==> ember: inputs <==
// bicubic
module bicubic(clk, rst, act, in, out_0, out_1, out_2, out_3);
	input clk,rst,act;
	input [7:0] in;
  wire oooooooooooooooo;
	wire [7:0] in_0,in_1,in_2,in_3;   
	output [7:0] out_0, out_1, out_2, out_3;
	wire [1:0] ooooooooooo;
	wire[14:0] x_weight_sum_0;
	wire[14:0] x_weight_sum_1;
	wire[14:0] x_weight_sum_2;
	wire[14:0] x_weight_sum_3;
	wire[7:0] y_weight_sum_0;	
	wire[7:0] y_weight_sum_1;
	wire[7:0] y_weight_sum_2;
	wire[7:0] y_weight_sum_3;
	 input_array A(.clk(clk), .rst(rst), .act(act), .in(in),
					.out_0(in_3), .out_1(in_2), .out_2(in_1), .out_3(in_0));
	reg[14:0] array0_0 [3:0];
	reg[14:0] array0_1 [3:0];
	reg[14:0] array1_0 [3:0];
	reg[14:0] array1_1 [3:0];
	reg[14:0] array2_0 [3:0];
	reg[14:0] array2_1 [3:0];
	reg[14:0] array3_0 [3:0];
	reg[14:0] array3_1 [3:0];
	reg[1:0] mux_sel;
	reg switch;
	wire[14:0] dm0_0_0, dm0_1_0, dm0_2_0, dm0_3_0, 				
					  dm0_0_1, dm0_1_1, dm0_2_1, dm0_3_1,
 					 dm1_0_0, dm1_1_0, dm1_2_0, dm1_3_0, 
					 dm1_0_1, dm1_1_1, dm1_2_1, dm1_3_1,
 					 dm2_0_0, dm2_1_0, dm2_2_0, dm2_3_0, 
					 dm2_0_1, dm2_1_1, dm2_2_1, dm2_3_1,
 					 dm3_0_0, dm3_1_0, dm3_2_0, dm3_3_0, 
					 dm3_0_1, dm3_1_1, dm3_2_1, dm3_3_1;
  wire[14:0]  array0_0_0, array0_1_0, array0_2_0, array0_3_0, 					
					  array0_0_1, array0_1_1, array0_2_1, array0_3_1,
 					 array1_0_0, array1_1_0, array1_2_0, array1_3_0, 
					 array1_0_1, array1_1_1, array1_2_1, array1_3_1,
 					 array2_0_0, array2_1_0, array2_2_0, array2_3_0, 
					 array2_0_1, array2_1_1, array2_2_1, array2_3_1,
  ...
make LEC_CHECK=0 ABC_AREA=1 CAP_MARGIN=20 CELL_PAD_IN_SITES_DETAIL_PLACEMENT=2 CELL_PAD_IN_SITES_GLOBAL_PLACEMENT=1 CORE_ASPECT_RATIO=0.96 CORE_MARGIN=3 CORE_UTILIZATION=43 CTS_CLUSTER_DIAMETER=175 CTS_CLUSTER_SIZE=19 GPL_ROUTABILITY_DRIVEN=0 GPL_TIMING_DRIVEN=1 HOLD_SLACK_MARGIN=0.07 MIN_ROUTING_LAYER=met2 PLACE_DENSITY=0.45 SLEW_MARGIN=20 finish   # period 8.31 ns
run.sh (not shown) runs the stock make flow with config.mk's settings and CLKGATE_MAP_FILE=.
==> quartz: changes against ember <==
==> flow/config.mk (replaced) <==
export PLATFORM = sky130hd
export DESIGN_NAME = bicubic
export DESIGN_NICKNAME = bicubic
export VERILOG_FILES = /design/flow/design.v
export SDC_FILE = /design/flow/constraint.sdc
export NUM_CORES = 4
export LEC_CHECK = 0
export ABC_AREA = 1
export CAP_MARGIN = 20
export CORE_MARGIN = 2
export CORE_UTILIZATION = 72
export CTS_CLUSTER_SIZE = 100
export PLACE_DENSITY = 0.38
export SLEW_MARGIN = 20
==> flow/constraint.sdc (replaced) <==
create_clock -name core_clock -period 4.26 [get_ports {clk}]
set_input_delay 0.8520 -clock core_clock [delete_from_list [all_inputs] [get_ports {clk}]]
set_output_delay 0.8520 -clock core_clock [all_outputs]
set_load 0.01 [all_outputs]
==> garnet: changes against ember <==
==> flow/config.mk (replaced) <==
export PLATFORM = sky130hd
export DESIGN_NAME = bicubic
export DESIGN_NICKNAME = bicubic
export VERILOG_FILES = /design/flow/design.v
export SDC_FILE = /design/flow/constraint.sdc
export NUM_CORES = 4
export LEC_CHECK = 0
export CAP_MARGIN = 20
export CORE_MARGIN = 2
export CORE_UTILIZATION = 40
export SLEW_MARGIN = 20
==> flow/constraint.sdc (replaced) <==
create_clock -name core_clock -period 5.4 [get_ports {clk}]
set_input_delay 1.0800 -clock core_clock [delete_from_list [all_inputs] [get_ports {clk}]]
set_output_delay 1.0800 -clock core_clock [all_outputs]
set_load 0.01 [all_outputs]
==> comparison <==
- quartz did not get past 5_1_grt (GRT-0232). ember completed with no timing, DRC or antenna violations. garnet produced a layout that fails on setup timing.
- Count of clock-buffer cells in the layout: garnet is higher than ember (31).
- In quartz the die size is smaller than in garnet, by about 40%.
- Cell count: garnet is smaller than ember (3.8%).
- In garnet the via count is smaller than in ember, by about 36%.
- First-iteration DRC count: garnet is lower than ember (72%).

==> inputs of run D <==
Starting RTL as in the previous note.
## bicubic
module bicubic(clk, rst, act, in, out_0, out_1, out_2, out_3);
	input clk,rst,act;
	input [7:0] in;
  wire oooooooooooooooo;
	wire [7:0] in_0,in_1,in_2,in_3;   
	output [7:0] out_0, out_1, out_2, out_3;
	wire [1:0] ooooooooooo;
	wire[14:0] x_weight_sum_0;
	wire[14:0] x_weight_sum_1;
	wire[14:0] x_weight_sum_2;
	wire[14:0] x_weight_sum_3;
	wire[7:0] y_weight_sum_0;	
	wire[7:0] y_weight_sum_1;
	wire[7:0] y_weight_sum_2;
	wire[7:0] y_weight_sum_3;
	 input_array A(.clk(clk), .rst(rst), .act(act), .in(in),
					.out_0(in_3), .out_1(in_2), .out_2(in_1), .out_3(in_0));
	reg[14:0] array0_0 [3:0];
	reg[14:0] array0_1 [3:0];
	reg[14:0] array1_0 [3:0];
	reg[14:0] array1_1 [3:0];
	reg[14:0] array2_0 [3:0];
	reg[14:0] array2_1 [3:0];
	reg[14:0] array3_0 [3:0];
	reg[14:0] array3_1 [3:0];
	reg[1:0] mux_sel;
	reg switch;
	wire[14:0] dm0_0_0, dm0_1_0, dm0_2_0, dm0_3_0, 				
					  dm0_0_1, dm0_1_1, dm0_2_1, dm0_3_1,
 					 dm1_0_0, dm1_1_0, dm1_2_0, dm1_3_0, 
					 dm1_0_1, dm1_1_1, dm1_2_1, dm1_3_1,
 					 dm2_0_0, dm2_1_0, dm2_2_0, dm2_3_0, 
					 dm2_0_1, dm2_1_1, dm2_2_1, dm2_3_1,
 					 dm3_0_0, dm3_1_0, dm3_2_0, dm3_3_0, 
					 dm3_0_1, dm3_1_1, dm3_2_1, dm3_3_1;
  wire[14:0]  array0_0_0, array0_1_0, array0_2_0, array0_3_0, 					
					  array0_0_1, array0_1_1, array0_2_1, array0_3_1,
  ...
clock: 4.26 ns
lec_check: 0
abc_area: 1
cap_margin: 10
core_margin: 2
core_utilization: 72
cts_cluster_size: 74
place_density: 0.64
setup_slack_margin: -0.42
slew_margin: 20
==> inputs of run E, as changes to run D <==
Settings changed: ABC_AREA 1 to unset, CTS_CLUSTER_SIZE 74 to unset, PLACE_DENSITY 0.64 to unset, SETUP_SLACK_MARGIN -0.42 to unset.
==> flow/constraint.sdc (replaced) <==
create_clock -name core_clock -period 5.24 [get_ports {clk}]
set_input_delay 1.0480 -clock core_clock [delete_from_list [all_inputs] [get_ports {clk}]]
set_output_delay 1.0480 -clock core_clock [all_outputs]
set_load 0.01 [all_outputs]
==> inputs of run P, as changes to run D <==
Settings changed: PLACE_DENSITY 0.64 to unset, SETUP_SLACK_MARGIN -0.42 to unset.
==> flow/constraint.sdc (replaced) <==
create_clock -name core_clock -period 4.59 [get_ports {clk}]
set_input_delay 0.9180 -clock core_clock [delete_from_list [all_inputs] [get_ports {clk}]]
set_output_delay 0.9180 -clock core_clock [all_outputs]
set_load 0.01 [all_outputs]
==> comparison table <==
quantity	run D	run P	run E
Chip area in the Yosys report	52500 um2	52500 um2	50400 um2
Die area	75100 um2	75100 um2	72100 um2
Area share of and-or/or-and cells after synthesis	0.111	0.111	0.109
Area inside the core boundary	72600 um2	72600 um2	68900 um2
Die extent in x	274 um	274 um	268 um
Status	stopped before the end	stopped before the end	complete, but fails checks
Failing step	5_1_grt	5_1_grt	-
Violated checks	-	-	setup timing
Synth unique cells	71	71	82
Netlist area before placement	52500 um2	52500 um2	50400 um2
Effective utilization at floorplan	0.723	0.723	0.731
Inserted Clock Buffers	82	84	86
Part of the Yosys area used for sequential elements	0.417	0.417	0.435
Number of instances in the synthesized netlist	5324	5324	4426
Rows	99	99	96
Worst-case setup slack after placement	-0.801 ns	-0.479 ns	-0.405 ns
MUX share of area	0.0139	0.0139	0.0509
Placed instance count	7036	6903	5787
Count of instances resized after the clock tree is built	254	304	278
Height of the die	274 um	274 um	268 um
Net count entering floorplan	6076	6076	5178
Cell count in the Yosys report	5324	5324	4426
Share of Yosys cell area claimed by the top area cell type	0.302	0.302	0.315
HPWL after detailed placement	125000 um	120000 um	103000 um
Simple logic cell fraction of the synthesized area	0.115	0.115	0.0716
Post-CTS setup-driven buffer insertion count	57	51	104
Mapped Avg Cell Area	9.86 um2	9.86 um2	11.4 um2
Synth Area in Adders	0.220	0.220	0.229

==> run a <==
bicubic again, from the RTL that the note above started with.
make LEC_CHECK=0 CAP_MARGIN=20 CELL_PAD_IN_SITES_DETAIL_PLACEMENT=0 CELL_PAD_IN_SITES_GLOBAL_PLACEMENT=0 CORE_ASPECT_RATIO=0.72 CORE_MARGIN=2 CORE_UTILIZATION=72 CTS_CLUSTER_SIZE=40 MAX_ROUTING_LAYER=met4 PLACE_DENSITY_LB_ADDON=0.0 SETUP_SLACK_MARGIN=-0.42 SLEW_MARGIN=20 TNS_END_PERCENT=15 finish   # period 4.46 ns
==> run b: changes against run a <==
==> flow/config.mk (replaced) <==
export PLATFORM = sky130hd
export DESIGN_NAME = bicubic
export DESIGN_NICKNAME = bicubic
export VERILOG_FILES = /design/flow/design.v
export SDC_FILE = /design/flow/constraint.sdc
export NUM_CORES = 4
export LEC_CHECK = 0
export ABC_AREA = 1
export CAP_MARGIN = 20
export CORE_MARGIN = 2
export CORE_UTILIZATION = 72
export CTS_CLUSTER_SIZE = 10
export PLACE_DENSITY = 0.38
export SETUP_SLACK_MARGIN = 0.98
export SLEW_MARGIN = 20
export TNS_END_PERCENT = 5
==> flow/constraint.sdc (replaced) <==
create_clock -name core_clock -period 4.21 [get_ports {clk}]
set_input_delay 0.8420 -clock core_clock [delete_from_list [all_inputs] [get_ports {clk}]]
set_output_delay 0.8420 -clock core_clock [all_outputs]
set_load 0.01 [all_outputs]
==> run c: changes against run a <==
==> flow/config.mk (replaced) <==
export PLATFORM = sky130hd
export DESIGN_NAME = bicubic
export DESIGN_NICKNAME = bicubic
export VERILOG_FILES = /design/flow/design.v
export SDC_FILE = /design/flow/constraint.sdc
export NUM_CORES = 4
export LEC_CHECK = 0
export CAP_MARGIN = 20
export CORE_MARGIN = 2
export CORE_UTILIZATION = 40
export SLEW_MARGIN = 20
==> flow/constraint.sdc (replaced) <==
create_clock -name core_clock -period 7.29 [get_ports {clk}]
set_input_delay 1.4580 -clock core_clock [delete_from_list [all_inputs] [get_ports {clk}]]
set_output_delay 1.4580 -clock core_clock [all_outputs]
set_load 0.01 [all_outputs]
==> run d: changes against run a <==
--- a/flow/config.mk
+++ b/flow/config.mk
@@ -12,7 +12,6 @@
 export CORE_MARGIN = 2
-export CORE_UTILIZATION = 72
-export CTS_CLUSTER_SIZE = 40
+export CORE_UTILIZATION = 65
+export CTS_CLUSTER_SIZE = 80
 export MAX_ROUTING_LAYER = met4
-export PLACE_DENSITY_LB_ADDON = 0.0
-export SETUP_SLACK_MARGIN = -0.42
+export SETUP_SLACK_MARGIN = 2.96
 export SLEW_MARGIN = 20
==> flow/constraint.sdc (replaced) <==
create_clock -name core_clock -period 10.2 [get_ports {clk}]
set_input_delay 2.0400 -clock core_clock [delete_from_list [all_inputs] [get_ports {clk}]]
set_output_delay 2.0400 -clock core_clock [all_outputs]
set_load 0.01 [all_outputs]
==> summary of the runs <==
- Run a completed, yet does not pass: capacitance limit, slew limit, setup timing. Run d completed without violations. Run b failed in 5_1_grt, error GRT-0232. Run c completed without violations.
- Worst setup slack: run a is worse than run d (4700 ps).
- Utilization, highest first: run a, run d, run c.
- The lowest cell count belongs to run d, the highest to run a.
==> figures <==
                                                                     run d                   run b                                        run a        run c
Result of the run                         no timing/DRC/antenna violations  stopped before the end                              failed layout checks  no timing/DRC/antenna violations
Last stage reached                                                       -                 5_1_grt                                            -            -
Layout check failures                                                    -                       -  capacitance limit, slew limit, setup timing            -
Synth top cell by count                                              inv_1                 nand2_1                                        inv_1        inv_1
Buffer-and-inverter tally for the worst setup path                       4                       -                                            9            4
Total iterations of the first detailed-routing run                      12                       -                                           10            6
Net count after synthesis                                             5178                    6076                                         5178         5178
Synthesized chip area reported by yosys                        50370 sq um             52500 sq um                                  50370 sq um  50370 sq um
Synthesized area divided by synthesized cell count             11.38 sq um             9.861 sq um                                  11.38 sq um  11.38 sq um
Simple-gate share of the synthesized area                           7.164%                  11.46%                                       7.164%       7.164%
Tally of nets with antenna violations remaining after routing            0                       -                                            0            0
Met3 routed wirelength                                            12930 um                       -                                     27950 um      6126 um
Sum Neg Setup Slack                                                   0 ps                       -                                   -125670 ps         0 ps
